<file path="design.v">
module mapper #(
    parameter DIM4_WIDTH = 8,  
    parameter DIM3_WIDTH = 8, 
    parameter DIM2_WIDTH = 8,  
    parameter DIM1_WIDTH = 8,
    parameter IDX4_WIDTH = 8,  
    parameter IDX3_WIDTH = 8, 
    parameter IDX2_WIDTH = 8,  
    parameter IDX1_WIDTH = 8,
    parameter ROW_MAJOR = 1,   
    parameter ADDR_WIDTH = 32 
)( 
    input  logic                        clk,            
    input  logic                        rst,            
    input  logic [DIM4_WIDTH - 1:0]     dim4, 
    input  logic [DIM3_WIDTH - 1:0]     dim3, 
    input  logic [DIM2_WIDTH - 1:0]     dim2,
    input  logic [DIM1_WIDTH - 1:0]     dim1,
    input  logic [IDX4_WIDTH - 1:0]     idx4,
    input  logic [IDX3_WIDTH - 1:0]     idx3, 
    input  logic [IDX2_WIDTH - 1:0]     idx2,
    input  logic [IDX1_WIDTH - 1:0]     idx1,
    input  logic [ADDR_WIDTH - 1:0]     base_addr,
    output logic [ADDR_WIDTH - 1:0]     addr
);
    logic [ADDR_WIDTH - 1:0] mult1_result, mult2_result, mult3_result;
    logic [ADDR_WIDTH - 1:0] dim3_dim2_dim1, dim2_dim1;
    logic [ADDR_WIDTH - 1:0] addr_temp;
    generate
        if (ROW_MAJOR) begin : row_major_block
            always_ff @(posedge clk or posedge rst) begin
                if (rst) begin
                    dim2_dim1 <= '0;
                    dim3_dim2_dim1 <= '0;
                end else begin
                    dim2_dim1 <= dim2 * dim1;
                    dim3_dim2_dim1 <= dim3 * dim2 * dim1;
                end
            end
            always_ff @(posedge clk or posedge rst) begin
                if (rst) begin
                    mult1_result <= '0;
                    mult2_result <= '0;
                    mult3_result <= '0;
                end else begin
                    mult1_result <= idx4 * dim3_dim2_dim1;
                    mult2_result <= idx3 * dim2_dim1;
                    mult3_result <= idx2 * dim1;
                end
            end
            always_ff @(posedge clk or posedge rst) begin
                if (rst) begin
                    addr_temp <= '0;
                end else begin
                    addr_temp <= base_addr + mult1_result + mult2_result + mult3_result + idx1;
                end
            end
        end else begin : column_major_block
            always_ff @(posedge clk or posedge rst) begin
                if (rst) begin
                    dim2_dim1 <= '0;
                    dim3_dim2_dim1 <= '0;
                end else begin
                    dim2_dim1 <= dim2 * dim1;
                    dim3_dim2_dim1 <= dim3 * dim2 * dim1;
                end
            end
            always_ff @(posedge clk or posedge rst) begin
                if (rst) begin
                    mult1_result <= '0;
                    mult2_result <= '0;
                    mult3_result <= '0;
                end else begin
                    mult1_result <= idx4 * dim3_dim2_dim1;
                    mult2_result <= idx3 * dim2_dim1;
                    mult3_result <= idx1 * dim2;
                end
            end
            always_ff @(posedge clk or posedge rst) begin
                if (rst) begin
                    addr_temp <= '0;
                end else begin
                    addr_temp <= base_addr + mult1_result + mult2_result + mult3_result + idx2;
                end
            end
        end
    endgenerate
    assign addr = addr_temp;
endmodule
</file>
<file path="run.sh">
#!/bin/bash
# the make line also repeats each setting of config.mk as NAME=value (left out here)
make -C /OpenROAD-flow-scripts/flow DESIGN_CONFIG=/design/flow/config.mk WORK_HOME=/design/flow/orfs CLKGATE_MAP_FILE= finish
</file>
<file path="config.mk">
export PLATFORM = sky130hd
export DESIGN_NAME = mapper
export DESIGN_NICKNAME = mapper
export VERILOG_FILES = /design/flow/design.v
export SDC_FILE = /design/flow/constraint.sdc
export NUM_CORES = 4
export LEC_CHECK = 0
export CAP_MARGIN = 20
export CELL_PAD_IN_SITES_DETAIL_PLACEMENT = 0
export CELL_PAD_IN_SITES_GLOBAL_PLACEMENT = 1
export CORE_MARGIN = 4
export CORE_UTILIZATION = 31
export GPL_TIMING_DRIVEN = 1
export MAX_ROUTING_LAYER = met4
export MIN_ROUTING_LAYER = met2
export PLACE_DENSITY_LB_ADDON = 0.18
export SLEW_MARGIN = 20
</file>
<file path="constraint.sdc">
create_clock -name core_clock -period 8.09 [get_ports {clk}]
set_input_delay 1.6180 -clock core_clock [delete_from_list [all_inputs] [get_ports {clk}]]
set_output_delay 1.6180 -clock core_clock [all_outputs]
set_load 0.01 [all_outputs]
</file>
==> GITHUB_STEP_SUMMARY, run 1 <==
### Metrics collected by this job

| Metric | Value |
|---|---|
| Final min period | 8555 ps |
| Arr. time, crit path | 8910 ps |
| Failed Checks | setup timing |
| CTS tree | done |
| Starting DRT DRC Count | 2598 |
| Startpoint Class | input pin |
| Status | failed layout checks |
| Via count | 26400 |
| Top cell family by delay on the critical path | adder cells |
| Avg Inst Size Synth | 9.512 um2 |
| Top-count cell post-synth | fa_1 |
| Layout Nets | 3861 |
| # fillers | 8535 |
| Initial antenna violation count | 0 |
| Num rows | 106 |
| Synth Area in Adders | 49.93% |
| Dpl hpwl | 55640 um |
| HP Class | flop to flop |
| Synth Register Bits | 144 |
| Overflow after GRT | 0 |
| Cts hold-fix bufs | 0 |
| Crit path depth | 31 |
| Final wirelength | 68150 um |
| Final Wtd Congestion | 0.8911 |
| Gate count of the mapped netlist | 2774 |
| Ys cells | 2774 |
| Detailed Routing Iterations Pass 1 | 8 |
| All-layer global routing usage | 24.41% |
| FMAX | 116.9 MHz |
| CTS clock-pin slew for the worst setup and hold paths | 70 ps |
| Worst Hold Depth | 1 |
| Total die size | 0.08985 mm2 |
| Clk buf depth | 2 |
| Hold Crit Endpoint | addr_temp[0] |
| Dpl cells | 4084 |
| Post-synthesis async set-or-reset flop share | 100.0% |
| Distinct lib cells used | 61 |
| Non-filler cells, final | 4134 |
| Kind of critical path | input pin to flop |
| Hold Violations, Final | 0 |
| Post-Syn Nets | 3652 |
| Crit path max fanout | 6 |
| Post-synth seq share | 13.66% |
| Final ANT Viol Nets | 0 |
| Reg2Reg Depth | 16 |
| RSZ-0062 raised after global routing | yes |
| Top comb family, area | adder cells |
| Area growth from synthesis to layout | 17.76% |
| Rel. slew slack | 29.14% |
| Die H | 299.8 um |
| CP max stage cell | fa_1 |
| Slew @ Worst Pin | 1060 ps |
| Final clock skew | 19.92 ps |
| R2r setup slk | 2720 ps |
| Crit Reg-Reg Endpoint | mult1_result[30] |
| H-tree depth | 4 |
| Final Max Tran Viols | 0 |
| Post-synthesis chip area from yosys | 0.02639 mm2 |
| Max stage delay on crit path | 510 ps |
| Cell mode on critical path | fa_1 |
| DRC Markers | 0 |
| Post-Synth AOI/OAI Area | 7.819% |
| Final setup TNS | -2363 ps |
| Critical Path Sink Type | flop |
| DR vias/cell | 6.387 |
| PortBufs | 121 |
| FP Core Util | 31.43% |
| Worst Path Buf+Inv | 7 |
| Yosys warning count | 1 |
| Flip-flops with a built-in enable | 0 |
| Design Area, Final | 0.03107 mm2 |
| Vias in the first global route | 32230 |
| Dpl cell area | 0.02999 mm2 |
| Die width | 299.8 um |
| CTS Sinks | 144 |
| Largest net degree at the start of global routing | 99 |
| Crit path DRT | 8450 ps |
| Core footprint | 0.08395 mm2 |
| OpenROAD warning count | 37 |
| Clk root buf | clkbuf_16 |
| HP Start | mult3_result[0] |
| Top cell area share | 34.52% |
| Cell type with the largest total area | fa_1 |
| Synth Cell Area | 0.02639 mm2 |
| Late-Pin Clk Latency | 450 ps |
| Synth mux share | 0.03793% |
| And+or+nand+nor area frac | 16.76% |
| Final setup violation count | 9 |
| Min setup slack post-route | -465.2 ps |
| FF-to-FF Start | dim3_dim2_dim1[8] |
| Number of CTS-inserted buffers | 17 |
| Critical Path Source | dim3[1] |
| Top_reg_cell synth | dfrtp_1 |
| Routed WL per cell | 16.49 um |
| First-pass GRT wire length | 113200 um |
| Synth Area in XOR/XNOR | 4.215% |
| Maximum Capacitance Violations | 0 |
| Boundary pin count | 130 |
| Top cells by area, synth | fa_1, ha_1, dfrtp_1, and2_1, inv_1 |
| Part of the cycle the worst path needs | 105.8% |
| Commonest cells post-synth | fa_1, inv_1, and2_1 |
| Worst setup path endpoint | dim3_dim2_dim1[23] |
routing by layer:
| metal | global-route usage (%) | part of all wire (%) | vias to the layer above |
|---|---|---|---|
| li1 | - | - | 9064 |
| met1 | - | 0 | 10170 |
| met2 | 28.20 | 53 | 6790 |
| met3 | 33.55 | 43 | 380 |
| met4 | 2.150 | 3.9 | 0 |
| met5 | - | 0 | - |
final cells by class:
type                            instances  area (um2)  share of cell area, %
Antenna cell                            4       10.01                0.03221
Clock buffer                           17       425.4                  1.369
Clock inverter                         15       197.7                 0.6362
Inverter                              453        1708                  5.497
Multi-Input combinational cell       2097       21320                  68.62
Sequential cell                       144        3603                  11.60
Tap cell                             1134        1419                  4.566
Timing Repair Buffer                  270        2387                  7.683
timing repair:
item,in CTS,in global routing
buffers inserted,12,5
endpoints found under the setup margin,13,13
resized,121,44
pin swaps,53,32
endpoints found under the hold margin,0,0
stage by stage:
stage	hold slack [ps]	utilization, %	setup slack, ps
6_report	484.9	37.01	-465.2
5_1_grt	507.7	37.00	-724.4
4_1_cts	491.1	36.75	-504.9
3_5_place_dp	474.9	35.72	-1556
3_3_place_gp	475.2	35.72	-1400
2_1_floorplan	455.7	-	-488.9
==> run 2, diff against run 1 <==
Settings changed: ABC_AREA set to 0, CAP_MARGIN 20 to 40, CELL_PAD_IN_SITES_DETAIL_PLACEMENT 0 to 1, CELL_PAD_IN_SITES_GLOBAL_PLACEMENT 1 to unset, CORE_MARGIN 4 to 10, CORE_UTILIZATION 31 to 35, CTS_CLUSTER_DIAMETER set to 388, CTS_CLUSTER_SIZE set to 94, GPL_TIMING_DRIVEN 1 to 0, MAX_ROUTING_LAYER met4 to met5, MIN_ROUTING_LAYER met2 to met1, PLACE_DENSITY set to 0.77, PLACE_DENSITY_LB_ADDON 0.18 to unset, TNS_END_PERCENT set to 40.
Clock period 8.09 ns to 20.0 ns, I/O delays scaled along.
==> run 2 against run 1 <==
Effect of this change:
- now clean on timing, DRC and antenna
- synthesized cell count is the same
- core utilization is 2.5 points higher
- clock skew increased by 3.1 ps
- final area fell by 5.1%
- wire length is 41% higher
- sequential share of layout area increased by 0.62 points
- cell count fell by 5.7%
- via count shrank 17%
- worst setup slack improved by 7300 ps
- first-iteration DRC count down 36%
- largest cell class unchanged
- highest routed layer is now met5
==> GITHUB_STEP_SUMMARY, run 2 <==
### Metrics collected by this job

| Metric | Value |
|---|---|
| Status | finished clean |
| Final setup violation count | 0 |
| Routed WL per cell | 24.55 um |
| Area growth from synthesis to layout | 11.74% |
| Hold Crit Endpoint | addr_temp[0] |
| Post-Synth AOI/OAI Area | 7.819% |
| Top_reg_cell synth | dfrtp_1 |
| Core footprint | 0.07457 mm2 |
| Final clock skew | 23.00 ps |
| Kind of critical path | input pin to flop |
| Top cell area share | 34.52% |
| Synth mux share | 0.03793% |
| Top cell family by delay on the critical path | adder cells |
| OpenROAD warning count | 36 |
| PortBufs | 120 |
| FMAX | 76.02 MHz |
| Distinct lib cells used | 61 |
| FP Core Util | 35.38% |
| Critical Path Sink Type | flop |
| Synth Cell Area | 0.02639 mm2 |
| Cts hold-fix bufs | 0 |
| Final core occ | 39.54% |
| Post CTS Setup Buffer Count | 0 |
| Num rows | 100 |
| Vias in the first global route | 26130 |
| Worst Path Buf+Inv | 9 |
| Final Max Tran Viols | 0 |
| Critical Path Source | dim2[2] |
| Worst setup path endpoint | dim3_dim2_dim1[23] |
| Die width | 294.6 um |
| Cell mode on critical path | fa_1 |
| Post-synthesis async set-or-reset flop share | 100.0% |
| Final wirelength | 95760 um |
| Total die size | 0.08677 mm2 |
| Rel. slew slack | 44.20% |
| All-layer global routing usage | 22.36% |
| Maximum Capacitance Violations | 0 |
| Top-count cell post-synth | fa_1 |
| Hold Violations, Final | 0 |
| Post-CTS resize count | 0 |
| Top cells by area, synth | fa_1, ha_1, dfrtp_1, and2_1, inv_1 |
| Max stage delay on crit path | 660 ps |
| Ys cells | 2774 |
| Final min period | 13150 ps |
| Synth Register Bits | 144 |
| Via count | 21810 |
| CP max stage cell | clkdlybuf4s50_1 |
| Gate count of the mapped netlist | 2774 |
| Part of the cycle the worst path needs | 65.77% |
| Final setup TNS | 0 ps |
| Boundary pin count | 130 |
| Detailed Routing Iterations Pass 1 | 6 |
| DR vias/cell | 5.593 |
| Post-synth seq share | 13.66% |
| Largest net degree at the start of global routing | 108 |
| Layout Nets | 3793 |
| Reg2Reg Depth | 16 |
| Cell type with the largest total area | fa_1 |
| Top comb family, area | adder cells |
| Starting DRT DRC Count | 1655 |
| Slew @ Worst Pin | 831.0 ps |
| R2r setup slk | 14270 ps |
| Final Wtd Congestion | 0.9177 |
| Flip-flops with a built-in enable | 0 |
| Avg Inst Size Synth | 9.512 um2 |
| First-pass GRT wire length | 149200 um |
| Arr. time, crit path | 13500 ps |
| RSZ-0062 raised after global routing | no |
| Worst Hold Depth | 1 |
| Late-Pin Clk Latency | 480 ps |
| Post-Syn Nets | 3652 |
| FF-to-FF Start | dim2_dim1[6] |
| Clk root buf | clkbuf_16 |
| HP Class | flop to flop |
| Yosys warning count | 1 |
| Crit path depth | 33 |
| DRC Markers | 0 |
| Synth Area in XOR/XNOR | 4.215% |
| Design Area, Final | 0.02948 mm2 |
| Post-synthesis chip area from yosys | 0.02639 mm2 |
| Clk buf depth | 2 |
| Initial antenna violation count | 15 |
| Die H | 294.6 um |
| HP Start | mult3_result[0] |
| Crit path DRT | 20350 ps |
| CTS Sinks | 144 |
| # fillers | 8547 |
| Crit Reg-Reg Endpoint | mult2_result[23] |
| Dpl cell area | 0.02884 mm2 |
| Synth Area in Adders | 49.93% |
| Number of CTS-inserted buffers | 17 |
| CTS tree | done |
| And+or+nand+nor area frac | 16.76% |
| Dpl hpwl | 77800 um |
| H-tree depth | 4 |
| Overflow after GRT | 0 |
| Final ANT Viol Nets | 0 |
| Commonest cells post-synth | fa_1, inv_1, and2_1 |
| CTS clock-pin slew for the worst setup and hold paths | 70 ps |
| Crit path max fanout | 10 |
| Startpoint Class | input pin |
-- run 2: cell type report --
class	count	area, um2	share of cell area [%]
Antenna cell	3	7.507	0.02546
Buffer	80	300.3	1.018
Inverter	453	1708	5.793
Timing Repair Buffer	122	1236	4.193
Clock inverter	14	195.2	0.6620
Sequential cell	144	3603	12.22
Clock buffer	18	439.2	1.489
Tap cell	969	1212	4.112
Multi-Input combinational cell	2097	20780	70.49
-- run 2: per-layer routing --
metal	global-route usage (%)	wire (um)	vias to the layer above	part of all wire [%]
li1	-	-	8996	-
met2	39.32	47840	1161	50
met1	22.78	32500	11110	34
met4	16.98	7924	20	8.3
met3	5.357	7351	531	7.7
met5	0.05800	138	-	0.14
-- run 2: through the flow --
step | hold WS [ps] | std cells | worst slack, ps
final | 541.0 | 3900 | 6846
after global routing | 564.5 | 3900 | 6286
after CTS | 548.2 | 3896 | 6920
after detailed placement | 526.8 | 3864 | 6451
after global placement | 487.2 | 3863 | 6858
after floorplan | 455.7 | 2774 | 8480
==> run 3, diff against run 2 <==
Settings changed: CAP_MARGIN 40 to 20, CELL_PAD_IN_SITES_GLOBAL_PLACEMENT set to 1, CORE_MARGIN 10 to 2, CORE_UTILIZATION 35 to 63, CTS_CLUSTER_DIAMETER 388 to 58, CTS_CLUSTER_SIZE 94 to unset, GPL_TIMING_DRIVEN 0 to unset, MIN_ROUTING_LAYER met1 to unset, PLACE_DENSITY 0.77 to 0.58, SETUP_SLACK_MARGIN set to 2.05, SLEW_MARGIN 20 to 35, TNS_END_PERCENT 40 to unset.
Clock period 20.0 ns to 14.2 ns, I/O delays scaled along.
==> run 3 against run 2 <==
Effect of this change:
- highest routed layer unchanged
- via count grew 8.5%
- clock skew decreased by 7.8 ps
- first-iteration DRC count rose by 73%
- critical path type unchanged
- critical endpoint unchanged
- wire length is 16% higher
- synthesized cell count unchanged
- sequential share of layout area increased by 0.35 points
- critical path depth fell by 1
- largest cell class unchanged
- core utilization up 30 points
==> GITHUB_STEP_SUMMARY, run 3 <==
### Metrics collected by this job

| Metric | Value |
|---|---|
| Layout Nets | 3723 |
| Crit path DRT | 14600 ps |
| Non-filler cells, final | 3396 |
| Number of CTS-inserted buffers | 17 |
| Cell type with the largest total area | fa_1 |
| Boundary pin count | 130 |
| Met2 WL | 51650 um |
| Overflow after GRT | 0 |
| Top cell area share | 34.52% |
| CTS clock-pin slew for the worst setup and hold paths | 70 ps |
| DR vias/cell | 6.967 |
| Final worst hold slack | 532.7 ps |
| Total die size | 0.04354 mm2 |
| Hold Violations, Final | 0 |
| FF-to-FF Start | dim3_dim2_dim1[6] |
| Detailed Routing Iterations Pass 1 | 6 |
| Ys cells | 2774 |
| Clk root buf | clkbuf_16 |
| HP Start | mult3_result[0] |
| Kind of critical path | input pin to flop |
| Synth Cell Area | 0.02639 mm2 |
| Reg2Reg Depth | 16 |
| Dpl hpwl | 62540 um |
| Starting DRT DRC Count | 2857 |
| Vias in the first global route | 26030 |
| And+or+nand+nor area frac | 16.76% |
| Avg Inst Size Synth | 9.512 um2 |
| Critical Path Sink Type | flop |
| Post CTS Setup Buffer Count | 0 |
| Routed WL per cell | 32.76 um |
| Rel. slew slack | 28.34% |
| Synth Area in XOR/XNOR | 4.215% |
| Gate count of the mapped netlist | 2774 |
| Status | finished clean |
| Area growth from synthesis to layout | 8.668% |
| PortBufs | 121 |
| H-tree depth | 4 |
| Crit path depth | 32 |
| OpenROAD warning count | 36 |
| Core footprint | 0.04111 mm2 |
| Top comb family, area | adder cells |
| DRC Markers | 0 |
| Final ANT Viol Nets | 0 |
| Max stage delay on crit path | 900 ps |
| Top_reg_cell synth | dfrtp_1 |
| Worst Hold Depth | 1 |
| Critical Path Source | dim2[6] |
| Met3 wire length | 11750 um |
| All-layer global routing usage | 46.15% |
| Dpl ws | 2005 ps |
| Final core occ | 69.75% |
| Final clock skew | 15.19 ps |
| HP Class | flop to flop |
| Yosys warning count | 1 |
| Distinct lib cells used | 61 |
| RSZ-0062 raised after global routing | no |
| First-pass GRT wire length | 153000 um |
| Dpl cells | 3358 |
| Clk buf depth | 2 |
| WL met1 | 36830 um |
| FMAX | 84.34 MHz |
| Synth mux share | 0.03793% |
| Top cells by area, synth | fa_1, ha_1, dfrtp_1, and2_1, inv_1 |
| Flip-flops with a built-in enable | 0 |
| Post-CTS resize count | 0 |
| Post-synth seq share | 13.66% |
| Die H | 208.7 um |
| Top-count cell post-synth | fa_1 |
| Hold Crit Endpoint | addr_temp[0] |
| Maximum Capacitance Violations | 0 |
| CP max stage cell | clkdlybuf4s50_1 |
| Worst setup path endpoint | dim3_dim2_dim1[23] |
| Cell mode on critical path | fa_1 |
| Final setup TNS | 0 ps |
| Synth Register Bits | 144 |
| Arr. time, crit path | 12250 ps |
| Crit Reg-Reg Endpoint | mult1_result[30] |
| Post-synthesis chip area from yosys | 0.02639 mm2 |
| Via count | 23660 |
| FP Core Util | 64.19% |
| CTS Sinks | 144 |
| Final min period | 11860 ps |
| Post-synthesis async set-or-reset flop share | 100.0% |
| Commonest cells post-synth | fa_1, inv_1, and2_1 |
| Crit path max fanout | 16 |
| Post-Synth AOI/OAI Area | 7.819% |
| Largest net degree at the start of global routing | 89 |
| Synth Area in Adders | 49.93% |
| Post-Syn Nets | 3652 |
| Die width | 208.7 um |
| Worst Path Buf+Inv | 8 |
| Num rows | 74 |
| Final setup violation count | 0 |
| Top cell family by delay on the critical path | adder cells |
| Min setup slack post-route | 2343 ps |
| Startpoint Class | input pin |
| Final Wtd Congestion | 0.8678 |
| Slew @ Worst Pin | 1075 ps |
| Final Max Tran Viols | 0 |
| Cts hold-fix bufs | 0 |
| CTS tree | done |
| Initial antenna violation count | 3 |
| Late-Pin Clk Latency | 480 ps |
| Max layer used | met5 |
| R2r setup slk | 7690 ps |
| Part of the cycle the worst path needs | 83.50% |
| Final wirelength | 111300 um |
run 3: routing by layer:
metal	vias up	GRT usage, %
li1	8824	-
met1	11780	52.77
met2	2113	80.30
met3	938	9.393
met4	8	27.64
met5	-	0
run 3: stage by stage:
| step | instance area, um2 |
|---|---|
| 3_3_place_gp | 28050 |
| 6_report | 28670 |
| 4_1_cts | 28630 |
| 5_1_grt | 28660 |
| 2_1_floorplan | 26390 |
| 3_5_place_dp | 28040 |
run 3: area by class of cell:
class                           instances  area (um2)
Clock buffer                           20       466.7
Multi-Input combinational cell       2097       20820
Antenna cell                            6       15.01
Tap cell                              532       665.6
Fill cell                            4479       12440
Inverter                              453        1705
Sequential cell                       144        3603
Clock inverter                         12       130.1
Timing Repair Buffer                  132        1271
==> run 4, diff against run 3 <==
Settings changed: ABC_AREA 0 to unset, CAP_MARGIN 20 to 25, CELL_PAD_IN_SITES_DETAIL_PLACEMENT 1 to unset, CELL_PAD_IN_SITES_GLOBAL_PLACEMENT 1 to 2, CORE_ASPECT_RATIO set to 1.75, CORE_MARGIN 2 to 7, CORE_UTILIZATION 63 to 40, CTS_CLUSTER_DIAMETER 58 to unset, CTS_CLUSTER_SIZE set to 49, GPL_ROUTABILITY_DRIVEN set to 0, GPL_TIMING_DRIVEN set to 0, MAX_ROUTING_LAYER met5 to met4, PLACE_DENSITY 0.58 to unset, PLACE_DENSITY_LB_ADDON set to 0.23, SETUP_SLACK_MARGIN 2.05 to unset, SLEW_MARGIN 35 to 30, TNS_END_PERCENT set to 15.
Clock period 14.2 ns to 12.0 ns, I/O delays scaled along.
==> run 4 against run 3 <==
Effect of this change:
- still clean on timing, DRC and antenna
- final area rose by 2.4%
- sequential share of layout area shrank 0.29 points
- global-route usage decreased by 25 points
- cell count increased by 12%
- flip-flop count did not move
- first-iteration DRC count fell by 71%
- synthesized area is the same
- register-to-register slack worse by 830 ps
- hold slack got worse by 42 ps
- worst setup slack lost 1700 ps
- critical endpoint unchanged
==> GITHUB_STEP_SUMMARY, run 4 <==
### Metrics collected by this job

| Metric | Value |
|---|---|
| Largest net degree at the start of global routing | 97 |
| Top cells by area, synth | fa_1, ha_1, dfrtp_1, and2_1, inv_1 |
| Cts hold-fix bufs | 0 |
| HP Class | flop to flop |
| Final min period | 11340 ps |
| Dpl ws | 87.61 ps |
| Post-synth seq share | 13.66% |
| Critical Path Sink Type | flop |
| Part of the cycle the worst path needs | 94.46% |
| Startpoint Class | input pin |
| Final clock skew | 19.12 ps |
| Yosys warning count | 1 |
| Worst Hold Depth | 1 |
| Via count | 19280 |
| OpenROAD warning count | 34 |
| FMAX | 88.22 MHz |
| DRC Markers | 0 |
| Synth mux share | 0.03793% |
| HP Start | mult3_result[0] |
| Post-CTS resize count | 0 |
| CTS Sinks | 144 |
| Commonest cells post-synth | fa_1, inv_1, and2_1 |
| Hold Violations, Final | 0 |
| Detailed Routing Iterations Pass 1 | 4 |
| Rel. slew slack | 37.44% |
| Crit path depth | 33 |
| RSZ-0062 raised after global routing | no |
| Final ANT Viol Nets | 0 |
| Initial antenna violation count | 3 |
| Post-Syn Nets | 3652 |
| Cell mode on critical path | fa_1 |
| Top_reg_cell synth | dfrtp_1 |
| Worst setup path endpoint | dim3_dim2_dim1[23] |
| Synth Register Bits | 144 |
| Gate count of the mapped netlist | 2774 |
| Arr. time, crit path | 11690 ps |
| Num rows | 124 |
| Maximum Capacitance Violations | 0 |
| R2r setup slk | 6860 ps |
| Boundary pin count | 130 |
| Max stage delay on crit path | 640 ps |
| Final setup violation count | 0 |
| Crit path DRT | 12360 ps |
| Synth Area in XOR/XNOR | 4.215% |
| Min setup slack post-route | 664.8 ps |
| Final Max Tran Viols | 0 |
| DR vias/cell | 5.057 |
| Flip-flops with a built-in enable | 0 |
| CTS clock-pin slew for the worst setup and hold paths | 70 ps |
| Cell type with the largest total area | fa_1 |
| Layout Nets | 3792 |
| Distinct lib cells used | 61 |
| Dpl hpwl | 64950 um |
| Starting DRT DRC Count | 836 |
| FF-to-FF Start | dim3_dim2_dim1[21] |
| Core footprint | 0.06532 mm2 |
| Gate Area | 0.02078 mm2 |
| Total die size | 0.07364 mm2 |
| CTS tree | done |
| Die width | 208.2 um |
| Post-Synth AOI/OAI Area | 7.819% |
| Late-Pin Clk Latency | 450 ps |
| Clk root buf | clkbuf_16 |
| Post-synthesis async set-or-reset flop share | 100.0% |
| Worst Path Buf+Inv | 9 |
| Clk buf depth | 2 |
| Ys cells | 2774 |
| Top-count cell post-synth | fa_1 |
| Die H | 353.8 um |
| Top cell family by delay on the critical path | adder cells |
| Post CTS Setup Buffer Count | 0 |
| Final setup TNS | 0 ps |
| Final wirelength | 74680 um |
| Top comb family, area | adder cells |
| Critical Path Source | dim2[3] |
| Top cell area share | 34.52% |
| Routed WL per cell | 19.59 um |
| # fillers | 6379 |
| Synth Area in Adders | 49.93% |
| Slew @ Worst Pin | 931.8 ps |
| Kind of critical path | input pin to flop |
| Synth Cell Area | 0.02639 mm2 |
| Flop area | 0.003603 mm2 |
| All-layer global routing usage | 21.08% |
| First-pass GRT wire length | 118000 um |
| Overflow after GRT | 0 |
| Status | finished clean |
| Post-synthesis chip area from yosys | 0.02639 mm2 |
| CP max stage cell | clkdlybuf4s50_1 |
| Vias in the first global route | 21720 |
| Area growth from synthesis to layout | 11.22% |
| Crit Reg-Reg Endpoint | mult1_result[31] |
| Reg2Reg Depth | 17 |
| Avg Inst Size Synth | 9.512 um2 |
| And+or+nand+nor area frac | 16.76% |
| H-tree depth | 4 |
| Crit path max fanout | 10 |
| Number of CTS-inserted buffers | 17 |
| FP Core Util | 40.40% |
| PortBufs | 120 |
| Hold Crit Endpoint | addr_temp[0] |
## run 4: metrics by stage
| step | std cells | utilization, % | area, um2 | hold slack (ps) |
|---|---|---|---|---|
| after floorplan | 2774 | - | 26390 | 455.7 |
| after global placement | 3776 | 43.93 | 28690 | 472.4 |
| after detailed placement | 3777 | 43.98 | 28730 | 477.7 |
| after CTS | 3809 | 44.92 | 29340 | 493.6 |
| after global routing | 3812 | 44.93 | 29350 | 508.4 |
| final | 3812 | 44.93 | 29350 | 491.1 |
## run 4: metal layers
layer	track usage (%)	vias up	wire [um]	share of wire (%)
li1	-	8962	-	-
met1	21.22	9782	27710	37
met2	40.64	385	41560	56
met3	2.240	150	1911	2.6
met4	9.276	0	3495	4.7
met5	-	-	0	0
## run 4: cell type report
type                            count  share of cell area (%)
Antenna cell                        3                 0.02558
Buffer                             80                   1.023
Clock buffer                       17                   1.450
Clock inverter                     15                  0.6438
Inverter                          453                   5.819
Multi-Input combinational cell   2097                   70.81
Sequential cell                   144                   12.28
Tap cell                          882                   3.760
Timing Repair Buffer              121                   4.187
==> run 5, diff against run 4 <==
Settings changed: CAP_MARGIN 25 to 20, CELL_PAD_IN_SITES_GLOBAL_PLACEMENT 2 to unset, CORE_ASPECT_RATIO 1.75 to unset, CORE_MARGIN 7 to 2, CORE_UTILIZATION 40 to 56, CTS_CLUSTER_DIAMETER set to 182, CTS_CLUSTER_SIZE 49 to 97, GPL_ROUTABILITY_DRIVEN 0 to unset, GPL_TIMING_DRIVEN 0 to unset, MAX_ROUTING_LAYER met4 to unset, PLACE_DENSITY set to 0.41, PLACE_DENSITY_LB_ADDON 0.23 to unset, SLEW_MARGIN 30 to 20, TNS_END_PERCENT 15 to 5.
==> run 5 against run 4 <==
Effect of this change:
- still clean on timing, DRC and antenna
- maximum frequency grew 4.1%
- worst setup slack better by 440 ps
- flip-flop count unchanged
- wire length shrank 21%
- synthesized cell count stayed put
- non-clock buffer count decreased by 60
- largest cell class unchanged
- highest routed layer unchanged
==> GITHUB_STEP_SUMMARY, run 5 <==
### Metrics collected by this job

| Metric | Value |
|---|---|
| Min setup slack post-route | 1108 ps |
| Final wirelength | 58800 um |
| Critical Path Sink Type | flop |
| Top-count cell post-synth | fa_1 |
| Cell mode on critical path | fa_1 |
| HP Class | flop to flop |
| R2r setup slk | 6750 ps |
| CTS Sinks | 144 |
| First-pass GRT wire length | 100700 um |
| RSZ-0062 raised after global routing | no |
| OpenROAD warning count | 36 |
| Overflow after GRT | 0 |
| Final setup violation count | 0 |
| Routed WL per cell | 16.92 um |
| Critical Path Source | dim2[2] |
| Number of CTS-inserted buffers | 17 |
| Final Max Tran Viols | 0 |
| Post-Syn Nets | 3652 |
| H-tree depth | 4 |
| Crit path depth | 32 |
| Top cells by area, synth | fa_1, ha_1, dfrtp_1, and2_1, inv_1 |
| Synth Register Bits | 144 |
| FMAX | 91.81 MHz |
| Ys cells | 2774 |
| Post CTS Setup Buffer Count | 0 |
| Top cell area share | 34.52% |
| Final Wtd Congestion | 0.8369 |
| Arr. time, crit path | 11220 ps |
| Final ANT Viol Nets | 0 |
| Crit Reg-Reg Endpoint | mult2_result[23] |
| Worst Hold Depth | 1 |
| Avg Inst Size Synth | 9.512 um2 |
| Post-Synth AOI/OAI Area | 7.819% |
| Total die size | 0.04887 mm2 |
| Post-synthesis async set-or-reset flop share | 100.0% |
| Flip-flops with a built-in enable | 0 |
| Post-synth seq share | 13.66% |
| Num rows | 79 |
| Die H | 221.1 um |
| Clk root buf | clkbuf_16 |
| Dpl ws | 707.2 ps |
| Core footprint | 0.04656 mm2 |
| Gate count of the mapped netlist | 2774 |
| Final clock skew | 16.43 ps |
| Top comb family, area | adder cells |
| Largest net degree at the start of global routing | 82 |
| Initial antenna violation count | 0 |
| Design Area, Final | 0.02884 mm2 |
| CP max stage cell | clkdlybuf4s50_1 |
| Startpoint Class | input pin |
| Worst setup path endpoint | dim3_dim2_dim1[23] |
| Boundary pin count | 130 |
| Via count | 18920 |
| Rel. slew slack | 33.55% |
| Yosys warning count | 1 |
| Status | finished clean |
| Final setup TNS | 0 ps |
| Maximum Capacitance Violations | 0 |
| All-layer global routing usage | 25.45% |
| Slew @ Worst Pin | 993.6 ps |
| Top cell family by delay on the critical path | adder cells |
| FP Core Util | 56.68% |
| DRC Markers | 0 |
| Top_reg_cell synth | dfrtp_1 |
| Kind of critical path | input pin to flop |
| Late-Pin Clk Latency | 450 ps |
| Dpl cell area | 0.02821 mm2 |
| Crit path max fanout | 16 |
| Die width | 221.1 um |
| Cts hold-fix bufs | 0 |
| Synth Cell Area | 0.02639 mm2 |
| Vias in the first global route | 20510 |
| Crit path DRT | 12320 ps |
| Layout Nets | 3732 |
| CTS tree | done |
| PortBufs | 121 |
| Commonest cells post-synth | fa_1, inv_1, and2_1 |
| Hold Violations, Final | 0 |
| And+or+nand+nor area frac | 16.76% |
| Hold Crit Endpoint | addr_temp[0] |
| Final worst hold slack | 555.7 ps |
| Reg2Reg Depth | 16 |
| Area growth from synthesis to layout | 9.299% |
| Max stage delay on crit path | 860 ps |
| Post-CTS resize count | 0 |
| Synth Area in XOR/XNOR | 4.215% |
| Worst Path Buf+Inv | 8 |
| Cell type with the largest total area | fa_1 |
| Distinct lib cells used | 61 |
| Synth Area in Adders | 49.93% |
| Dpl hpwl | 47820 um |
| Starting DRT DRC Count | 964 |
| HP Start | mult3_result[0] |
| FF-to-FF Start | dim2_dim1[6] |
| DR vias/cell | 5.445 |
| Final min period | 10890 ps |
| Clk buf depth | 2 |
| Synth mux share | 0.03793% |
| Post-synthesis chip area from yosys | 0.02639 mm2 |
| Detailed Routing Iterations Pass 1 | 7 |
| Part of the cycle the worst path needs | 90.77% |
| CTS clock-pin slew for the worst setup and hold paths | 80 ps |
==> run 5: layout make-up <==
cell class,count,area [um2]
well taps,607,759.5
flip-flops and latches,144,3603
fillers,4085,17720
clock buffers,17,425.4
clock inverters,15,200.2
inverters,453,1705
repair buffers,141,1361
diodes,1,2.502
multi-input cells,2097,20780
==> run 5: metal layers <==
layer | vias to the layer above | wire (um) | global-route usage (%)
li1 | 8836 | - | -
met4 | 0 | 1063 | 6.798
met1 | 9592 | 26650 | 34.38
met5 | - | 0 | 0
met3 | 70 | 2795 | 3.691
met2 | 424 | 28290 | 43.18
==> run 5: per-stage QoR <==
step | utilization [%] | std cells
after floorplan | - | 2774
after global placement | 60.60 | 3442
after detailed placement | 60.60 | 3442
after CTS | 61.94 | 3474
after global routing | 61.94 | 3474
final | 61.95 | 3475
==> run 6, diff against run 5 <==
Settings changed: CAP_MARGIN 20 to 5, CORE_UTILIZATION 56 to 72, CTS_CLUSTER_DIAMETER 182 to unset, CTS_CLUSTER_SIZE 97 to 41, HOLD_SLACK_MARGIN set to -0.08, MAX_ROUTING_LAYER set to met4, PLACE_DENSITY 0.41 to unset, SETUP_SLACK_MARGIN set to 0.34, TNS_END_PERCENT 5 to unset.
Clock period 12.0 ns to 6.39 ns, I/O delays scaled along.
==> run 6 against run 5 <==
Effect of this change:
- the layout now fails its checks (setup timing)
- final area rose by 7.4%
- critical path depth fell by 2
- worst setup slack got worse by 3100 ps
- first-iteration DRC count rose by 80%
- count of clock-buffer cells in the layout rose by 3
==> GITHUB_STEP_SUMMARY, run 6 <==
### Metrics collected by this job

| Metric | Value |
|---|---|
| # fillers | 1926 |
| Num rows | 70 |
| Startpoint Class | input pin |
| Dpl cell area | 0.02964 mm2 |
| Final ANT Viol Nets | 0 |
| Cell type with the largest total area | fa_1 |
| Final setup TNS | -26690 ps |
| Top_reg_cell synth | dfrtp_1 |
| Overflow after GRT | 0 |
| Top cell family by delay on the critical path | adder cells |
| Rel. slew slack | 43.06% |
| Yosys warning count | 1 |
| OpenROAD warning count | 39 |
| FMAX | 118.9 MHz |
| Worst Hold Depth | 1 |
| Reg2Reg Depth | 16 |
| Flip-flops with a built-in enable | 0 |
| Hold Crit Endpoint | addr_temp[0] |
| FF-to-FF Start | dim2_dim1[3] |
| Maximum Capacitance Violations | 0 |
| Crit Reg-Reg Endpoint | mult2_result[21] |
| Starting DRT DRC Count | 1738 |
| CTS tree | done |
| Synth mux share | 0.03793% |
| Final Wtd Congestion | 0.9226 |
| Die width | 195.4 um |
| Kind of critical path | input pin to flop |
| Post-synthesis chip area from yosys | 0.02639 mm2 |
| Die H | 195.4 um |
| Synth Register Bits | 144 |
| Largest net degree at the start of global routing | 97 |
| CTS clock-pin slew for the worst setup and hold paths | 70 ps |
| CTS Sinks | 144 |
| HP Start | mult3_result[0] |
| Post-Synth AOI/OAI Area | 7.819% |
| Boundary pin count | 130 |
| Crit path DRT | 6720 ps |
| Total die size | 0.03819 mm2 |
| Crit path max fanout | 7 |
| Hold Violations, Final | 0 |
| Synth Cell Area | 0.02639 mm2 |
| Design Area, Final | 0.03098 mm2 |
| CP max stage cell | fa_1 |
| All-layer global routing usage | 38.02% |
| Dpl hpwl | 52500 um |
| Top comb family, area | adder cells |
| Post-synthesis async set-or-reset flop share | 100.0% |
| Layout Nets | 3928 |
| Via count | 21010 |
| Critical Path Source | dim3[2] |
| Core footprint | 0.03635 mm2 |
| First-pass GRT wire length | 111100 um |
| Slew @ Worst Pin | 854.1 ps |
| RSZ-0062 raised after global routing | yes |
| Part of the cycle the worst path needs | 131.7% |
| Avg Inst Size Synth | 9.512 um2 |
| Top cell area share | 34.52% |
| Crit path depth | 30 |
| Flop area | 0.003603 mm2 |
| Area growth from synthesis to layout | 17.42% |
| Late-Pin Clk Latency | 440 ps |
| Worst setup path endpoint | dim3_dim2_dim1[23] |
| Dpl ws | -2932 ps |
| Gate Area | 0.02153 mm2 |
| DR vias/cell | 5.949 |
| Ys cells | 2774 |
| Post-synth seq share | 13.66% |
| Clk root buf | clkbuf_16 |
| Synth Area in Adders | 49.93% |
| Routed WL per cell | 19.38 um |
| Post-Syn Nets | 3652 |
| Max stage delay on crit path | 590 ps |
| Clk buf depth | 2 |
| Final min period | 8413 ps |
| Worst Path Buf+Inv | 6 |
| Top-count cell post-synth | fa_1 |
| Final setup violation count | 19 |
| Min setup slack post-route | -2023 ps |
| DRC Markers | 0 |
| HP Class | flop to flop |
| PortBufs | 121 |
| Final wirelength | 68460 um |
| Commonest cells post-synth | fa_1, inv_1, and2_1 |
| Synth Area in XOR/XNOR | 4.215% |
| Vias in the first global route | 23050 |
| FP Core Util | 72.60% |
| Final clock skew | 9.194 ps |
| R2r setup slk | 1280 ps |
| Failed Checks | setup timing |
| Final Max Tran Viols | 0 |
| Initial antenna violation count | 1 |
| Top cells by area, synth | fa_1, ha_1, dfrtp_1, and2_1, inv_1 |
| H-tree depth | 4 |
| Critical Path Sink Type | flop |
| Cell mode on critical path | fa_1 |
| Gate count of the mapped netlist | 2774 |
| Number of CTS-inserted buffers | 17 |
| And+or+nand+nor area frac | 16.76% |
| Status | failed layout checks |
| Detailed Routing Iterations Pass 1 | 8 |
| Arr. time, crit path | 8740 ps |
| Distinct lib cells used | 61 |
==> run 6: final cells by class <==
cell class                      count  share of cell area [%]
Antenna cell                        1                0.008077
Clock buffer                       20                   1.409
Clock inverter                     12                  0.3594
Inverter                          453                   5.504
Multi-Input combinational cell   2097                   69.50
Sequential cell                   144                   11.63
Tap cell                          468                   1.890
Timing Repair Buffer              337                   9.700
==> run 6: per-layer routing <==
| layer | wire length (um) | track usage [%] | part of all wire (%) |
|---|---|---|---|
| met1 | 24810 | 43.87 | 36 |
| met2 | 35420 | 66.87 | 52 |
| met3 | 5184 | 5.406 | 7.6 |
| met4 | 3050 | 15.83 | 4.5 |
| met5 | 0 | - | 0 |
==> run 6: stage by stage <==
step | hold slack, ps | utilization [%] | std cells
final | 589.8 | 85.24 | 3532
after global routing | 599.6 | 85.24 | 3532
after CTS | 588.8 | 84.42 | 3520
after detailed placement | 581.8 | 81.55 | 3466
after global placement | 575.4 | 81.55 | 3466
after floorplan | 455.7 | - | 2774
==> run 6: repair_timing <==
action / CTS / global route
hold buffers: 0 / 0
gates resized: 168 / 52
buffers inserted: 21 / 11
setup endpoints to repair: 20 / 31
pin swaps: 107 / 62
cloned: 1 / 0
==> run 7, diff against run 6 <==
Settings changed: CORE_ASPECT_RATIO set to 0.72, CTS_CLUSTER_DIAMETER set to 343, CTS_CLUSTER_SIZE 41 to 35, HOLD_SLACK_MARGIN -0.08 to 0.3, MAX_ROUTING_LAYER met4 to unset, SETUP_SLACK_MARGIN 0.34 to 0.44.
Clock period 6.39 ns to 6.22 ns, I/O delays scaled along.
==> run 7 against run 6 <==
Effect of this change:
- global-route usage down 0.46 points
- wire length up 3.8%
- cell count up 2.0%
- the layout still fails its checks (setup timing)
- synthesized area unchanged
- critical path depth up 3
==> GITHUB_STEP_SUMMARY, run 7 <==
### Metrics collected by this job

| Metric | Value |
|---|---|
| Overflow after GRT | 0 |
| Crit path depth | 33 |
| Crit Reg-Reg Endpoint | mult1_result[28] |
| Layout Nets | 3980 |
| CTS tree | done |
| Final worst hold slack | 493.3 ps |
| Top comb family, area | adder cells |
| FP Core Util | 73.10% |
| HP Class | flop to flop |
| Final Wtd Congestion | 0.9022 |
| Synth Area in XOR/XNOR | 4.215% |
| Final ANT Viol Nets | 0 |
| RSZ-0062 raised after global routing | yes |
| Routed WL per cell | 19.72 um |
| Synth Cell Area | 0.02639 mm2 |
| Commonest cells post-synth | fa_1, inv_1, and2_1 |
| Worst Hold Depth | 1 |
| FMAX | 117.6 MHz |
| Largest net degree at the start of global routing | 97 |
| H-tree depth | 4 |
| Crit path DRT | 6600 ps |
| Via count | 21430 |
| Avg Inst Size Synth | 9.512 um2 |
| OpenROAD warning count | 39 |
| Crit path max fanout | 6 |
| Synth mux share | 0.03793% |
| Area growth from synthesis to layout | 20.13% |
| CTS clock-pin slew for the worst setup and hold paths | 70 ps |
| Detailed Routing Iterations Pass 1 | 5 |
| Boundary pin count | 130 |
| Top cells by area, synth | fa_1, ha_1, dfrtp_1, and2_1, inv_1 |
| Slew @ Worst Pin | 837.1 ps |
| Design Area, Final | 0.03170 mm2 |
| Cell type with the largest total area | fa_1 |
| FF-to-FF Start | dim3_dim2_dim1[6] |
| Flip-flops with a built-in enable | 0 |
| Core footprint | 0.03610 mm2 |
| Critical Path Source | dim2[2] |
| Kind of critical path | input pin to flop |
| DRC Markers | 0 |
| DR vias/cell | 5.947 |
| Vias in the first global route | 23240 |
| Final Max Tran Viols | 0 |
| Ys cells | 2774 |
| Number of CTS-inserted buffers | 17 |
| Starting DRT DRC Count | 1954 |
| PortBufs | 121 |
| Arr. time, crit path | 8880 ps |
| Failed Checks | setup timing |
| Hold Violations, Final | 0 |
| Reg2Reg Depth | 16 |
| Rel. slew slack | 44.19% |
| Final setup violation count | 18 |
| Synth Area in Adders | 49.93% |
| Top cell area share | 34.52% |
| Top_reg_cell synth | dfrtp_1 |
| Post-Synth AOI/OAI Area | 7.819% |
| Maximum Capacitance Violations | 0 |
| Die width | 229.6 um |
| Yosys warning count | 1 |
| CTS Sinks | 144 |
| Clk buf depth | 2 |
| Dpl cells | 3525 |
| Distinct lib cells used | 61 |
| Top-count cell post-synth | fa_1 |
| First-pass GRT wire length | 114400 um |
| Dpl cell area | 0.02995 mm2 |
| Dpl hpwl | 53690 um |
| Worst setup path endpoint | dim3_dim2_dim1[22] |
| Part of the cycle the worst path needs | 136.7% |
| Non-filler cells, final | 3604 |
| Synth Register Bits | 144 |
| Post-synthesis chip area from yosys | 0.02639 mm2 |
| Post-synthesis async set-or-reset flop share | 100.0% |
| Final min period | 8503 ps |
| Status | failed layout checks |
| Cell mode on critical path | fa_1 |
| HP Start | mult3_result[0] |
| CP max stage cell | fa_1 |
| And+or+nand+nor area frac | 16.76% |
| Startpoint Class | input pin |
| Post-Syn Nets | 3652 |
| Clk root buf | clkbuf_16 |
| Max stage delay on crit path | 540 ps |
| Critical Path Sink Type | flop |
| Total die size | 0.03822 mm2 |
| Die H | 166.4 um |
| Hold Crit Endpoint | addr_temp[0] |
| Gate count of the mapped netlist | 2774 |
| Num rows | 59 |
| Final clock skew | 26.02 ps |
| Late-Pin Clk Latency | 470 ps |
| All-layer global routing usage | 37.55% |
| Min setup slack post-route | -2283 ps |
| Final wirelength | 71070 um |
| Initial antenna violation count | 1 |
| R2r setup slk | 1180 ps |
| Worst Path Buf+Inv | 9 |
| Post-synth seq share | 13.66% |
| Top cell family by delay on the critical path | adder cells |
==> run 7: metal layers <==
layer	part of all wire, %	GRT usage [%]
met2	49	63.12
met1	39	49.72
met4	4.6	14.51
met5	0	0
met3	8.0	5.616
==> run 7: final cells by class <==
type / instances / area (um2)
timing repair buffer: 389 / 3420
clock buffer: 19 / 452.9
antenna: 1 / 2.502
multi-input combinational: 2097 / 21790
inverter: 453 / 1705
clock inverter: 13 / 118.9
fill: 1776 / 4399
tap: 488 / 610.6
sequential: 144 / 3603
==> run 7: metrics by stage <==
step | util [%] | setup TNS (ps) | worst slack [ps]
3_3_place_gp | 82.96 | -39910 | -2740
2_1_floorplan | - | -22680 | -1985
5_1_grt | 87.81 | -32200 | -2486
3_5_place_dp | 82.96 | -44040 | -2898
4_1_cts | 86.09 | -25670 | -2014
6_report | 87.81 | -29410 | -2283
==> run 7: timing repair <==
item	4_1_cts	5_1_grt
resized	173	128
endpoints found under the setup margin	35	37
buffers inserted	28	18
hold buffers	0	0
pin swaps	86	88
==> run 8, diff against run 7 <==
Settings changed: CAP_MARGIN 5 to 20, CORE_ASPECT_RATIO 0.72 to unset, CTS_CLUSTER_DIAMETER 343 to 379, CTS_CLUSTER_SIZE 35 to 39, HOLD_SLACK_MARGIN 0.3 to unset, PLACE_DENSITY_LB_ADDON set to 0.01, SETUP_SLACK_MARGIN 0.44 to -0.71.
Clock period 6.22 ns to 7.01 ns, I/O delays scaled along.
==> run 8 against run 7 <==
Effect of this change:
- the layout still fails its checks (setup timing)
- clock skew shrank 7.5 ps
- final area fell by 3.5%
- sequential share of layout area is 0.41 points higher
- cell count down 3.2%
- register-to-register slack better by 640 ps
- critical path type unchanged
==> GITHUB_STEP_SUMMARY, run 8 <==
### Metrics collected by this job

| Metric | Value |
|---|---|
| Status | failed layout checks |
| Failed Checks | setup timing |
| Cell type with the largest total area | fa_1 |
| Top cell area share | 34.52% |
| R2r setup slk | 1820 ps |
| Cell mode on critical path | fa_1 |
| Late-Pin Clk Latency | 450 ps |
| Top-count cell post-synth | fa_1 |
| CTS Sinks | 144 |
| Starting DRT DRC Count | 1255 |
| Die width | 195.4 um |
| Boundary pin count | 130 |
| Synth Cell Area | 0.02639 mm2 |
| Critical Path Source | dim2[5] |
| RSZ-0062 raised after global routing | yes |
| CTS tree | done |
| Synth Area in XOR/XNOR | 4.215% |
| Final clock skew | 18.55 ps |
| Slew @ Worst Pin | 871.6 ps |
| Distinct lib cells used | 61 |
| Final core occ | 84.16% |
| Area growth from synthesis to layout | 15.93% |
| Design Area, Final | 0.03059 mm2 |
| Maximum Capacitance Violations | 0 |
| Final Max Tran Viols | 0 |
| Synth Area in Adders | 49.93% |
| Number of CTS-inserted buffers | 17 |
| Clk root buf | clkbuf_16 |
| Gate count of the mapped netlist | 2774 |
| Post-synth seq share | 13.66% |
| Overflow after GRT | 0 |
| Clk buf depth | 2 |
| Num rows | 70 |
| Final wirelength | 66800 um |
| HP Class | flop to flop |
| CTS clock-pin slew for the worst setup and hold paths | 80 ps |
| Core footprint | 0.03635 mm2 |
| Yosys warning count | 1 |
| FF-to-FF Start | dim3_dim2_dim1[8] |
| Ys cells | 2774 |
| Startpoint Class | input pin |
| Reg2Reg Depth | 16 |
| H-tree depth | 4 |
| Vias in the first global route | 22780 |
| Non-filler cells, final | 3490 |
| Final Wtd Congestion | 0.9357 |
| Post-Synth AOI/OAI Area | 7.819% |
| Rel. slew slack | 41.89% |
| Post-synthesis chip area from yosys | 0.02639 mm2 |
| Part of the cycle the worst path needs | 124.0% |
| Dpl cell area | 0.02932 mm2 |
| Commonest cells post-synth | fa_1, inv_1, and2_1 |
| Hold Crit Endpoint | addr_temp[0] |
| All-layer global routing usage | 36.03% |
| Top cells by area, synth | fa_1, ha_1, dfrtp_1, and2_1, inv_1 |
| And+or+nand+nor area frac | 16.76% |
| Critical Path Sink Type | flop |
| Routed WL per cell | 19.14 um |
| Synth Register Bits | 144 |
| First-pass GRT wire length | 109100 um |
| Hold Violations, Final | 0 |
| Top_reg_cell synth | dfrtp_1 |
| Total die size | 0.03819 mm2 |
| Crit Reg-Reg Endpoint | mult1_result[30] |
| Antenna cells | 0 |
| Cts hold-fix bufs | 0 |
| # fillers | 2016 |
| Detailed Routing Iterations Pass 1 | 5 |
| OpenROAD warning count | 37 |
| Die H | 195.4 um |
| Crit path DRT | 7330 ps |
| Max stage delay on crit path | 550 ps |
| Flip-flops with a built-in enable | 0 |
| HP Start | mult3_result[0] |
| FMAX | 115.0 MHz |
| Worst Path Buf+Inv | 6 |
| Post-synthesis async set-or-reset flop share | 100.0% |
| DRC Markers | 0 |
| Final min period | 8695 ps |
| Largest net degree at the start of global routing | 78 |
| Top cell family by delay on the critical path | adder cells |
| DR vias/cell | 5.927 |
| Avg Inst Size Synth | 9.512 um2 |
| Crit path depth | 30 |
| Kind of critical path | input pin to flop |
| Crit path max fanout | 6 |
| Synth mux share | 0.03793% |
| Post-Syn Nets | 3652 |
| Dpl hpwl | 51050 um |
| PortBufs | 121 |
| Min setup slack post-route | -1685 ps |
| Dpl cells | 3435 |
| FP Core Util | 72.60% |
| Worst setup path endpoint | dim3_dim2_dim1[23] |
| Final setup violation count | 17 |
| Initial antenna violation count | 0 |
| CP max stage cell | fa_1 |
| Arr. time, crit path | 9010 ps |
| Layout Nets | 3887 |
| Via count | 20690 |
| Top comb family, area | adder cells |
| Final ANT Viol Nets | 0 |
| Worst Hold Depth | 1 |
-- run 8: metrics by stage --
step                      setup WS [ps]  hold slack [ps]  setup TNS [ps]
after detailed placement          -2360            506.0          -31540
after floorplan                   -1353            455.7          -12750
after global routing              -1916            523.2          -20160
after global placement            -2186            487.2          -28610
after CTS                         -1364            505.9          -14000
final                             -1685            513.6          -16300
-- run 8: final cells by class --
class,count,area (um2),area share [%]
clock buffer,19,442.9,1.448
tap,468,585.6,1.914
inverter,453,1705,5.575
timing repair buffer,296,2587,8.458
multi-input combinational,2097,21490,70.25
sequential,144,3603,11.78
clock inverter,13,175.2,0.5726
-- run 8: timing repair --
action,in CTS,in global routing
buffers inserted,28,17
gates resized,139,66
pin swaps,75,99
setup endpoints to repair,15,13
-- run 8: routing by layer --
layer	GRT usage [%]	up-vias	share of wire, %
met2	64.07	1023	50
met1	43.38	10260	38
met4	14.96	0	4.2
met5	0	-	0
li1	-	9159	-
met3	6.477	244	7.4
==> run 9, diff against run 8 <==
Settings changed: ABC_AREA set to 0, CAP_MARGIN 20 to 35, CELL_PAD_IN_SITES_DETAIL_PLACEMENT set to 2, CELL_PAD_IN_SITES_GLOBAL_PLACEMENT set to 2, CORE_ASPECT_RATIO set to 0.78, CORE_UTILIZATION 72 to 25, CTS_CLUSTER_DIAMETER 379 to 52, CTS_CLUSTER_SIZE 39 to 20, GPL_TIMING_DRIVEN set to 0, MIN_ROUTING_LAYER set to met2, PLACE_DENSITY_LB_ADDON 0.01 to 0.1, SETUP_SLACK_MARGIN -0.71 to unset, TNS_END_PERCENT set to 10.
Clock period 7.01 ns to 16.1 ns, I/O delays scaled along.
==> run 9 against run 8 <==
Effect of this change:
- now clean on timing, DRC and antenna
- clock skew rose by 2.8 ps
- hold slack improved by 21 ps
- sequential share of layout area is 0.20 points higher
- non-clock buffer count fell by 84
- global-route usage down 11 points
- first-iteration DRC count increased by 48%
==> GITHUB_STEP_SUMMARY, run 9 <==
### Metrics collected by this job

| Metric | Value |
|---|---|
| Worst Hold Depth | 1 |
| Vias in the first global route | 34860 |
| Top_reg_cell synth | dfrtp_1 |
| HP Class | flop to flop |
| Arr. time, crit path | 13190 ps |
| Die H | 290.9 um |
| Total die size | 0.1082 mm2 |
| Post-synth seq share | 13.66% |
| And+or+nand+nor area frac | 16.76% |
| Late-Pin Clk Latency | 510 ps |
| Crit path DRT | 16500 ps |
| Cell type with the largest total area | fa_1 |
| Final Max Tran Viols | 0 |
| Final clock skew | 21.33 ps |
| Dpl hpwl | 74310 um |
| Post-Synth AOI/OAI Area | 7.819% |
| CTS tree | done |
| Part of the cycle the worst path needs | 79.40% |
| Kind of critical path | input pin to flop |
| Commonest cells post-synth | fa_1, inv_1, and2_1 |
| Synth mux share | 0.03793% |
| Synth Area in Adders | 49.93% |
| Synth Cell Area | 0.02639 mm2 |
| Initial antenna violation count | 2 |
| Critical Path Sink Type | flop |
| Via count | 26670 |
| Final min period | 12780 ps |
| Avg Inst Size Synth | 9.512 um2 |
| Top comb family, area | adder cells |
| Die width | 371.9 um |
| FP Core Util | 25.14% |
| FMAX | 78.22 MHz |
| Post CTS Setup Buffer Count | 0 |
| Final setup violation count | 0 |
| Cell mode on critical path | fa_1 |
| Crit path depth | 33 |
| R2r setup slk | 10650 ps |
| Area growth from synthesis to layout | 14.04% |
| Startpoint Class | input pin |
| Hold Crit Endpoint | addr_temp[0] |
| CP max stage cell | clkdlybuf4s50_1 |
| Cts hold-fix bufs | 0 |
| Final setup TNS | 0 ps |
| Synth Area in XOR/XNOR | 4.215% |
| Starting DRT DRC Count | 1861 |
| Detailed Routing Iterations Pass 1 | 5 |
| Synth Register Bits | 144 |
| Core footprint | 0.1050 mm2 |
| CTS clock-pin slew for the worst setup and hold paths | 70 ps |
| Status | finished clean |
| Rel. slew slack | 39.23% |
| Clk root buf | clkbuf_16 |
| CTS Sinks | 144 |
| Final wirelength | 89140 um |
| DR vias/cell | 6.143 |
| Post-CTS resize count | 0 |
| Top cell area share | 34.52% |
| Top cell family by delay on the critical path | adder cells |
| Routed WL per cell | 20.53 um |
| Final core occ | 28.67% |
| Flip-flops with a built-in enable | 0 |
| DRC Markers | 0 |
| Max stage delay on crit path | 710 ps |
| Crit path max fanout | 10 |
| Layout Nets | 3803 |
| Crit Reg-Reg Endpoint | mult1_result[30] |
| Worst Path Buf+Inv | 9 |
| HP Start | mult3_result[0] |
| Largest net degree at the start of global routing | 96 |
| First-pass GRT wire length | 138200 um |
| Maximum Capacitance Violations | 0 |
| PortBufs | 120 |
| Worst setup path endpoint | dim3_dim2_dim1[23] |
| Post-synthesis chip area from yosys | 0.02639 mm2 |
| Final ANT Viol Nets | 0 |
| Yosys warning count | 1 |
| Final Wtd Congestion | 0.8745 |
| Number of CTS-inserted buffers | 17 |
| Distinct lib cells used | 61 |
| Slew @ Worst Pin | 905.1 ps |
| RSZ-0062 raised after global routing | no |
| Num rows | 105 |
| Post-Syn Nets | 3652 |
| Ys cells | 2774 |
| All-layer global routing usage | 25.38% |
| Critical Path Source | dim2[2] |
| Gate count of the mapped netlist | 2774 |
| Top cells by area, synth | fa_1, ha_1, dfrtp_1, and2_1, inv_1 |
| Clk buf depth | 2 |
| OpenROAD warning count | 34 |
| Overflow after GRT | 0 |
| Reg2Reg Depth | 16 |
| H-tree depth | 4 |
| Top-count cell post-synth | fa_1 |
| Boundary pin count | 130 |
| Hold Violations, Final | 0 |
| Post-synthesis async set-or-reset flop share | 100.0% |
| FF-to-FF Start | dim3_dim2_dim1[8] |
-- run 9: per-layer routing --
layer / global-route usage [%] / wire length [um] / vias to the layer above
met1: - / 0 / 10060
met4: 2.567 / 1790 / 12
met5: 3.667 / 393 / -
met2: 28.87 / 46050 / 7468
li1: - / - / 8959
met3: 37.66 / 40900 / 170
-- run 9: cell type report --
| class | instances | area [um2] |
|---|---|---|
| repair buffers | 132 | 1328 |
| well taps | 1391 | 1740 |
| multi-input cells | 2097 | 20780 |
| clock buffers | 17 | 425.4 |
| clock inverters | 15 | 172.7 |
| flip-flops and latches | 144 | 3603 |
| plain buffers | 80 | 300.3 |
| inverters | 453 | 1708 |
| diodes | 12 | 30.03 |
| fillers | 11640 | 74880 |
-- run 9: metrics by stage --
step / cells / area [um2] / hold slack [ps] / worst slack (ps)
5_1_grt: 4335 / 30080 / 591.7 / 2638
6_report: 4341 / 30090 / 534.6 / 3316
4_1_cts: 4320 / 29980 / 550.2 / 3386
2_1_floorplan: 2774 / 26390 / 455.7 / 5360
3_5_place_dp: 4288 / 29380 / 535.7 / 2874
3_3_place_gp: 4285 / 29330 / 510.1 / 2934
